Design BallCompetition, start of the top module:
module BallCompetition(
    input	wire clk,					 
    input   wire rstn,					 
    input	wire	[3:0]  sw_in,  	 
    input   wire  [2:0]  key_in,		 
    output	wire	[1:0]  reg_ab,  	 
    output  wire  [7:0]  led_time,	 
    output  [8:0]  seg_led_1,			 
	 output  [8:0]  seg_led_2			 
);
	localparam DelayTime = 250;   
   wire [2:0]	press_on;				 
	wire [3:0] seg_data_1;				 
	wire [3:0] seg_data_2;				 
    key_debounce	 
    #(.DELAY_TIME  (DelayTime))  
    key0
    (
		.clk(clk),		            
      .rstn(rstn),
      .key_in(key_in[0]),		
      .press_on(press_on[0])	       
    );
    key_debounce
    #(.DELAY_TIME  (DelayTime))  
    key1
    (
      .clk(clk),		           
      .rstn(rstn),
      .key_in(key_in[1]),		
      .press_on(press_on[1])	       
    );
    key_debounce
    #(.DELAY_TIME  (DelayTime))  
    key2
    (
      .clk(clk),		            
      .rstn(rstn),
      .key_in(key_in[2]),		
      .press_on(press_on[2])	      
    ); 
    Display u_Display(
      .clk(clk),  
      .rstn(rstn),
      .sw_in(sw_in),  
      .press_on(press_on),
      .reg_ab(reg_ab), 
      .led_time(led_time),
      .seg_data_1(seg_data_1),  
      .seg_data_2(seg_data_2)      
    );
    segment u_segment(
   .seg_data_1  (seg_data_1),	
	.seg_data_2  (seg_data_2),		
	.seg_led_1   (seg_led_1),		
	.seg_led_2	 (seg_led_2)
    );
endmodule
Settings: LEC_CHECK=0, ABC_AREA=1, CAP_MARGIN=20, CORE_ASPECT_RATIO=0.94, CORE_MARGIN=2, CORE_UTILIZATION=72, CTS_CLUSTER_DIAMETER=360, CTS_CLUSTER_SIZE=75, HOLD_SLACK_MARGIN=-0.1, MAX_ROUTING_LAYER=met5, PLACE_DENSITY=0.37, SETUP_SLACK_MARGIN=-0.15, SLEW_MARGIN=20, TNS_END_PERCENT=100; clock period 4.37 ns.
run.sh (not shown) runs the stock make flow with config.mk's settings and CLKGATE_MAP_FILE=.
The first run reached the layout checks and failed them: negative setup slack.
==> next run, changes <==
Settings changed: CAP_MARGIN 20 to 5, CORE_ASPECT_RATIO 0.94 to not set, CORE_UTILIZATION 72 to 71, CTS_CLUSTER_DIAMETER 360 to 27, CTS_CLUSTER_SIZE 75 to not set, HOLD_SLACK_MARGIN -0.1 to not set, MAX_ROUTING_LAYER met5 to not set, PLACE_DENSITY 0.37 to not set, SETUP_SLACK_MARGIN -0.15 to 1.12, TNS_END_PERCENT 100 to not set.
=>
- This time the run did not get past global routing (GRT-0232)
- die area increases by 1.4%
- synthesized area stays the same
- synthesized cell count does not change
==> next run, changes <==
Settings changed: ABC_AREA 1 to not set, CAP_MARGIN 5 to 20, CORE_UTILIZATION 71 to 9, CTS_CLUSTER_DIAMETER 27 to not set, SETUP_SLACK_MARGIN 1.12 to not set.
Clock period 4.37 ns to 11.3 ns, I/O delays scaled along.
=>
- Now the flow went through all stages and came out clean
- area after synthesis is lower by 1.7%
- die size went up to 7.5 times its value
- synthesized cell count drops by 17%
==> next run, changes <==
Settings changed: CORE_UTILIZATION 9 to 62.
Clock period 11.3 ns to 6.62 ns, I/O delays scaled along.
Outcome: The changed run finished with timing, DRC and antenna clean. Setup slack degrades by 2.7 ns. Die area falls by 85%. Non-clock buffer count climbs by 52. Utilization came out higher by 60 points. Routed wire length decreases by 7.8%. Combinational power increases by 77%.
==> next run, changes <==
Settings changed: CORE_UTILIZATION 62 to 66.
Clock period 6.62 ns to 6.7 ns, I/O delays scaled along.
=> Non-clock buffer count is lower by 9; clock skew barely changes; register-to-register slack gets worse by 0.17 ns; setup slack degrades by 0.069 ns; final area is lower by 0.54%; die size falls by 5.9%; sequential power is about the same; total power goes down by 0.83%.

try-maple:
Starting RTL as in the previous note.
make LEC_CHECK=0 ABC_AREA=1 CAP_MARGIN=5 CORE_MARGIN=2 CORE_UTILIZATION=72 CTS_CLUSTER_DIAMETER=197 CTS_CLUSTER_SIZE=67 PLACE_DENSITY=0.36 SLEW_MARGIN=20 finish   # period 4.47 ns
STATUS run=try-maple STAGES=ALL_DONE FINAL_CHECKS=FAILED CAUSE=setup timing
The inputs of try-juniper differ from those of try-maple as listed below.
Settings: ABC_AREA no longer set, was 1; CTS_CLUSTER_SIZE no longer set, was 67; PLACE_DENSITY no longer set, was 0.36; CAP_MARGIN now 20, was 5; CTS_CLUSTER_DIAMETER no longer set, was 197; CORE_UTILIZATION now 52, was 72; the clock period (ns, I/O delays scaled along) now 6.3, was 4.47.
Results
try-juniper | status: complete | timing, DRC, antenna: pass
Routed wire length down about 14% in try-juniper wrt try-maple
Between try-juniper and try-maple, it is try-juniper whose sequential power is lower, by 30%.
From try-maple to try-juniper the numbers moved as follows: total power now sits lower, wire length per cell after detailed routing rose 0.47%.
The final worst-path cycle share in try-juniper sits 8.4 points below the value recorded for try-maple.
Modified inputs, try-harbor compared to try-juniper
Settings: swapping 52 for 40 in CORE_UTILIZATION; swapping 6.3 for 10.5 in the clock period (ns, I/O delays scaled along).
Results
Re global-route usage: try-juniper and try-harbor aren't equal, and the higher value belongs to try-juniper.
Against try-juniper, try-harbor comes in 4.6 points lower on share of final layout cell area taken by non-clock buffers.
In try-harbor the first-pass GRT wire length turned out 160 um higher than in try-juniper.
try-harbor vs try-juniper on half-perimeter wire length of the detailed placement result: try-harbor is the lower one.
try-harbor vs. try-juniper: number of gates on the worst path with buffers counted now sits higher; internal power contribution went down.
Diff try-juniper -> try-harbor: part of the total power dissipated in the clock network saw an increase; design area saw a decrease.
Final setup slack of the worst path delta for try-harbor relative to try-juniper: 2.47 ns higher
Inputs modified between try-harbor and try-garnet:
Settings: changing CORE_UTILIZATION from 40 to 72; changing CAP_MARGIN from 20 to 40; setting ABC_AREA to 1 for the first time; changing the clock period (ns, I/O delays scaled along) from 10.5 to 4.42.
### Flow results
- try-harbor → try-garnet: final total power now sits higher; maximum clock skew at final layout did not really move; synthesized-area fraction occupied by xor and xnor cells saw a decrease; post-synthesis sequential area ratio went down 0.60 points; number of global-route vias before repair picked up an extra 25%.
- Compared to try-harbor, try-garnet has buffering stage count on the worst path with inverters included 3 higher.
- Min global-route usage across try-harbor and try-garnet: try-harbor
- try-garnet gives more synthesized cell count than try-harbor did.
- try-harbor → try-garnet: count of pins on the block boundary comparable; maximum net fanout on the critical path shrank by 10.
- Ran to the end and failed final checks on setup timing: try-garnet.
## Diff of input files: try-quartz against try-garnet
Settings: CORE_UTILIZATION now 27, was 72; CAP_MARGIN now 20, was 40; ABC_AREA no longer set, was 1; the clock period (ns, I/O delays scaled along) now 7.86, was 4.42.
Notes after the runs:
- try-quartz: no failed stages, no open violations at the end
- When the final numbers for try-garnet and try-quartz were put side by side, the number of cell instances after yosys synthesis turned out to be smaller in try-quartz.
- The path class of the lowest-slack min-delay path comes out flip-flop to flip-flop in one run and input pin to asynchronous set/reset pin in the other, namely in try-quartz and try-garnet respectively.
- Looking at top power consumer group, the combinational logic result is from try-garnet; the sequential cells one comes from try-quartz.
- Between try-garnet and try-quartz, the flow reports overall power consumption decreasing by more than half.
- Min first-pass GRT wire length across try-garnet and try-quartz: try-quartz
- try-garnet vs try-quartz, worst setup path endpoint: u_Display.seg_data_2_reg[2] vs u_Display.seg_data_1_reg[0]
- The final reports for try-quartz and try-garnet show multi-input logic cell count lower in the former.
- Diff try-garnet -> try-quartz: part of the total power dissipated in sequential elements rose by 6.7 points; clock-cell share of area increased 0.43 points; full die area higher; logic depth of the worst register-to-register path fell 17.
Setup changes, try-quartz to try-cedar
Settings: PLACE_DENSITY_LB_ADDON newly set to 0.04; CORE_UTILIZATION changed from 27 to 65; ABC_AREA newly set to 1; the clock period (ns, I/O delays scaled along) changed from 7.86 to 4.38.
--- outcome ---
Re area after synthesis: try-quartz and try-cedar aren't equal, and the lower value belongs to try-quartz. Final checks on try-cedar, whose flow otherwise completed, came back failing, citing setup timing. try-cedar ends up with a setup slack that is 0.93 ns lower than in try-quartz. Total net switching power, try-quartz and try-cedar: lower on try-quartz. Area: try-cedar vs try-quartz -> try-cedar larger.

Starting RTL as in the previous note.
==> flow/design.v (excerpt) <==
module BallCompetition(
    input	wire clk,					 
    input   wire rstn,					 
    input	wire	[3:0]  sw_in,  	 
    input   wire  [2:0]  key_in,		 
    output	wire	[1:0]  reg_ab,  	 
    output  wire  [7:0]  led_time,	 
    output  [8:0]  seg_led_1,			 
	 output  [8:0]  seg_led_2			 
);
	localparam DelayTime = 250;   
   wire [2:0]	press_on;				 
	wire [3:0] seg_data_1;				 
	wire [3:0] seg_data_2;				 
    key_debounce	 
    #(.DELAY_TIME  (DelayTime))  
    key0
    (
		.clk(clk),		            
      .rstn(rstn),
      .key_in(key_in[0]),		
      .press_on(press_on[0])	       
    );
    key_debounce
    #(.DELAY_TIME  (DelayTime))  
    key1
    (
      .clk(clk),		           
      .rstn(rstn),
      .key_in(key_in[1]),		
      .press_on(press_on[1])	       
    );
    key_debounce
    #(.DELAY_TIME  (DelayTime))  
    key2
    (
      .clk(clk),		            
      .rstn(rstn),
      .key_in(key_in[2]),		
      .press_on(press_on[2])	      
    ); 
    Display u_Display(
      .clk(clk),  
      .rstn(rstn),
      .sw_in(sw_in),  
      .press_on(press_on),
      .reg_ab(reg_ab), 
      .led_time(led_time),
      .seg_data_1(seg_data_1),  
      .seg_data_2(seg_data_2)      
    );
    segment u_segment(
   .seg_data_1  (seg_data_1),	
	.seg_data_2  (seg_data_2),		
	.seg_led_1   (seg_led_1),		
	.seg_led_2	 (seg_led_2)
    );
endmodule
make LEC_CHECK=0 ABC_AREA=1 CAP_MARGIN=25 CELL_PAD_IN_SITES_DETAIL_PLACEMENT=1 CELL_PAD_IN_SITES_GLOBAL_PLACEMENT=3 CORE_MARGIN=9 CORE_UTILIZATION=24 GPL_TIMING_DRIVEN=0 MAX_ROUTING_LAYER=met5 MIN_ROUTING_LAYER=met2 SLEW_MARGIN=35 finish   # period 7.16 ns
Then changed:
==> flow/config.mk (replaced) <==
export PLATFORM = sky130hd
export DESIGN_NAME = BallCompetition
export DESIGN_NICKNAME = BallCompetition
export VERILOG_FILES = /design/flow/design.v
export SDC_FILE = /design/flow/constraint.sdc
export NUM_CORES = 4
export LEC_CHECK = 0
export ABC_AREA = 1
export CAP_MARGIN = 20
export CORE_MARGIN = 2
export CORE_UTILIZATION = 66
export SLEW_MARGIN = 5
==> flow/constraint.sdc (replaced) <==
create_clock -name core_clock -period 5.51 [get_ports {clk}]
set_input_delay 1.1020 -clock core_clock [delete_from_list [all_inputs] [get_ports {clk}]]
set_output_delay 1.1020 -clock core_clock [all_outputs]
set_load 0.01 [all_outputs]
What happened:
- The changed run completed without violations
- final area is lower by 1.5%
- total power is higher by 25%
- area after synthesis stays the same
- non-clock buffer count is higher by 46
- die size is lower by 67%
- setup slack is worse by 460 ps
- via count is lower by about 26%
- worst hold slack is worse by 8.4 ps
- clock skew barely changes
Then changed:
--- a/flow/config.mk
+++ b/flow/config.mk
@@ -7,6 +7,5 @@
 export LEC_CHECK = 0
-export ABC_AREA = 1
 export CAP_MARGIN = 20
 export CORE_MARGIN = 2
-export CORE_UTILIZATION = 66
-export SLEW_MARGIN = 5
+export CORE_UTILIZATION = 40
+export SLEW_MARGIN = 20
==> flow/constraint.sdc (replaced) <==
create_clock -name core_clock -period 10.0 [get_ports {clk}]
set_input_delay 2.0000 -clock core_clock [delete_from_list [all_inputs] [get_ports {clk}]]
set_output_delay 2.0000 -clock core_clock [all_outputs]
set_load 0.01 [all_outputs]
- The new run produced a clean layout
- setup slack gains 1700 ps
- hold slack gains 5.2 ps
- cell count falls by 12%
Then changed:
--- a/flow/config.mk
+++ b/flow/config.mk
@@ -8,4 +8,10 @@
 export CAP_MARGIN = 20
+export CORE_ASPECT_RATIO = 1.77
 export CORE_MARGIN = 2
-export CORE_UTILIZATION = 40
+export CORE_UTILIZATION = 69
+export CTS_CLUSTER_DIAMETER = 280
+export CTS_CLUSTER_SIZE = 100
+export GPL_ROUTABILITY_DRIVEN = 0
+export PLACE_DENSITY_LB_ADDON = 0.29
 export SLEW_MARGIN = 20
+export TNS_END_PERCENT = 30
Outcome: Clock-buffer cell count climbs by 4; routed wire length climbs by about 3.3%; fmax drops by 3.3%; setup slack got worse by 260 ps; sequential cell count stays the same; hold slack is about the same; register-to-register slack got worse by 310 ps.

Setup of the baseline:
Starting RTL as in the previous note.
export LEC_CHECK = 0
export ABC_AREA = 1
export CAP_MARGIN = 20
export CORE_ASPECT_RATIO = 0.94
export CORE_MARGIN = 2
export CORE_UTILIZATION = 72
export CTS_CLUSTER_DIAMETER = 203
export CTS_CLUSTER_SIZE = 75
export MAX_ROUTING_LAYER = met5
export PLACE_DENSITY = 0.37
export SETUP_SLACK_MARGIN = -0.15
export SLEW_MARGIN = 20
export TNS_END_PERCENT = 75
create_clock -name core_clock -period 4.37 [get_ports {clk}]
Complete run, failing final checks: the baseline, reason setup timing.
Here is what was changed in the inputs of the candidate compared with the baseline.
Settings: CTS_CLUSTER_SIZE changed from 75 to 99; MAX_ROUTING_LAYER removed (was met5); CTS_CLUSTER_DIAMETER changed from 203 to 103; PLACE_DENSITY removed (was 0.37); CORE_ASPECT_RATIO removed (was 0.94); TNS_END_PERCENT removed (was 75); SETUP_SLACK_MARGIN removed (was -0.15); the clock period (ns, I/O delays scaled along) changed from 4.37 to 6.37.
==> comparison <==
[compare] base=the baseline new=the candidate: net switching fraction of the power -0.43 points, area of all placed cells without fillers -about 12%, global-route usage -4.3 points. Of the candidate and the baseline, the higher internal reg-to-reg setup slack belongs to the candidate. Placed cell area, the candidate vs the baseline: down by a little under 10%. Post-layout instance count excluding filler cells, the candidate vs the baseline: down by a little under 10%. Sequential group share of total power ended up 3.5 points higher on the candidate than on the baseline. Comparing the two runs side by side, the candidate comes out ahead of the baseline on total wire length after detailed routing. The candidate was carried through to the last stage, and its layout satisfied the timing, DRC and antenna checks.

== v44 ==
Starting RTL as in the previous note.
Settings: LEC_CHECK=0, ABC_AREA=0, CAP_MARGIN=20, CORE_ASPECT_RATIO=1.08, CORE_MARGIN=2, CORE_UTILIZATION=72, CTS_CLUSTER_DIAMETER=86, CTS_CLUSTER_SIZE=90, MAX_ROUTING_LAYER=met5, SETUP_SLACK_MARGIN=0.71, SLEW_MARGIN=20, TNS_END_PERCENT=30; clock period 3.08 ns.
v44: DPL-0038 in clock tree synthesis -> run aborted
Setup changes, v44 to v47
# v44
export LEC_CHECK = 0
export ABC_AREA = 0
export CAP_MARGIN = 20
export CORE_ASPECT_RATIO = 1.08
export CORE_MARGIN = 2
export CORE_UTILIZATION = 72
export CTS_CLUSTER_DIAMETER = 86
export CTS_CLUSTER_SIZE = 90
export MAX_ROUTING_LAYER = met5
export SETUP_SLACK_MARGIN = 0.71
export SLEW_MARGIN = 20
export TNS_END_PERCENT = 30
create_clock -name core_clock -period 3.08 [get_ports {clk}]
# v47
export LEC_CHECK = 0
export CAP_MARGIN = 20
export CORE_MARGIN = 2
export CORE_UTILIZATION = 40
export SLEW_MARGIN = 20
create_clock -name core_clock -period 7.86 [get_ports {clk}]
Findings:
- v47 | stages: all done | timing, DRC, antenna: all pass
- In the summary table, v44 is marked failed, with error DPL-0038 raised in clock tree synthesis.
- Simple logic cell fraction of the synthesized area came out exactly the same in v47 and v44.
- Area enclosed by the die boundary of v47 exceeds that of v44 by more than half.
- Register bit total from synthesis of v44 is on par with v47.
- Post-placement cell count: v47 vs v44 down 8.2%
- The higher area of the placeable core of v47 and v44 is in v47.
- Taking v44 as 1.0, v47 lands at 1.3 on vertical die size.
- The count of input and output buffers was comparable across v47 and v44.
- Re global placement routability congestion: v47 is 15% down on v44.
- v47 against v44: width of the die has increased; worst slack at placement has increased.
The inputs of v59 differ from those of v47 as listed below.
# v47
export LEC_CHECK = 0
export CAP_MARGIN = 20
export CORE_MARGIN = 2
export CORE_UTILIZATION = 40
export SLEW_MARGIN = 20
create_clock -name core_clock -period 7.86 [get_ports {clk}]
# v59
export LEC_CHECK = 0
export CAP_MARGIN = 20
export CORE_MARGIN = 2
export CORE_UTILIZATION = 64
export CTS_CLUSTER_SIZE = 99
export SLEW_MARGIN = 20
create_clock -name core_clock -period 5.49 [get_ports {clk}]
==> comparison <==
v59 vs. v47: non-clock buffer count rose by about 300%; area of the mapped netlist stayed essentially flat; total of clock buffers placed in the layout fell by 1; via count of the first global-routing pass rose by about 15%.
Across both runs, part of the power in combinational logic was higher for v59 than for v47.
Of v59 and v47, it is v59 that has the higher wire length on met2.
Going from v47 to v59, total routed wirelength went up by 3.7 mm, number of placement rows lower, sequential share of layout area went down 3.4 points.
For v50, these inputs were changed with respect to v59:
# v59
export LEC_CHECK = 0
export CAP_MARGIN = 20
export CORE_MARGIN = 2
export CORE_UTILIZATION = 64
export CTS_CLUSTER_SIZE = 99
export SLEW_MARGIN = 20
create_clock -name core_clock -period 5.49 [get_ports {clk}]
# v50
export LEC_CHECK = 0
export ABC_AREA = 1
export CAP_MARGIN = 20
export CORE_MARGIN = 2
export CORE_UTILIZATION = 72
export CTS_CLUSTER_DIAMETER = 338
export CTS_CLUSTER_SIZE = 99
export SLEW_MARGIN = 20
export TNS_END_PERCENT = 10
create_clock -name core_clock -period 3.49 [get_ports {clk}]
Results
- Summary — summed standard-cell area reported by yosys, v50 relative to v59: higher, by 1.7%.
- v59 went all the way through synthesis, placement and routing and the layout is clean on timing, DRC and antenna.
- v50 did not finish: a tool error stopped it during global routing.
- Going from v59 to v50, horizontal die dimension shrinks by 6.5 um.
No activity file was given, so power comes from the tool's default toggle rates.
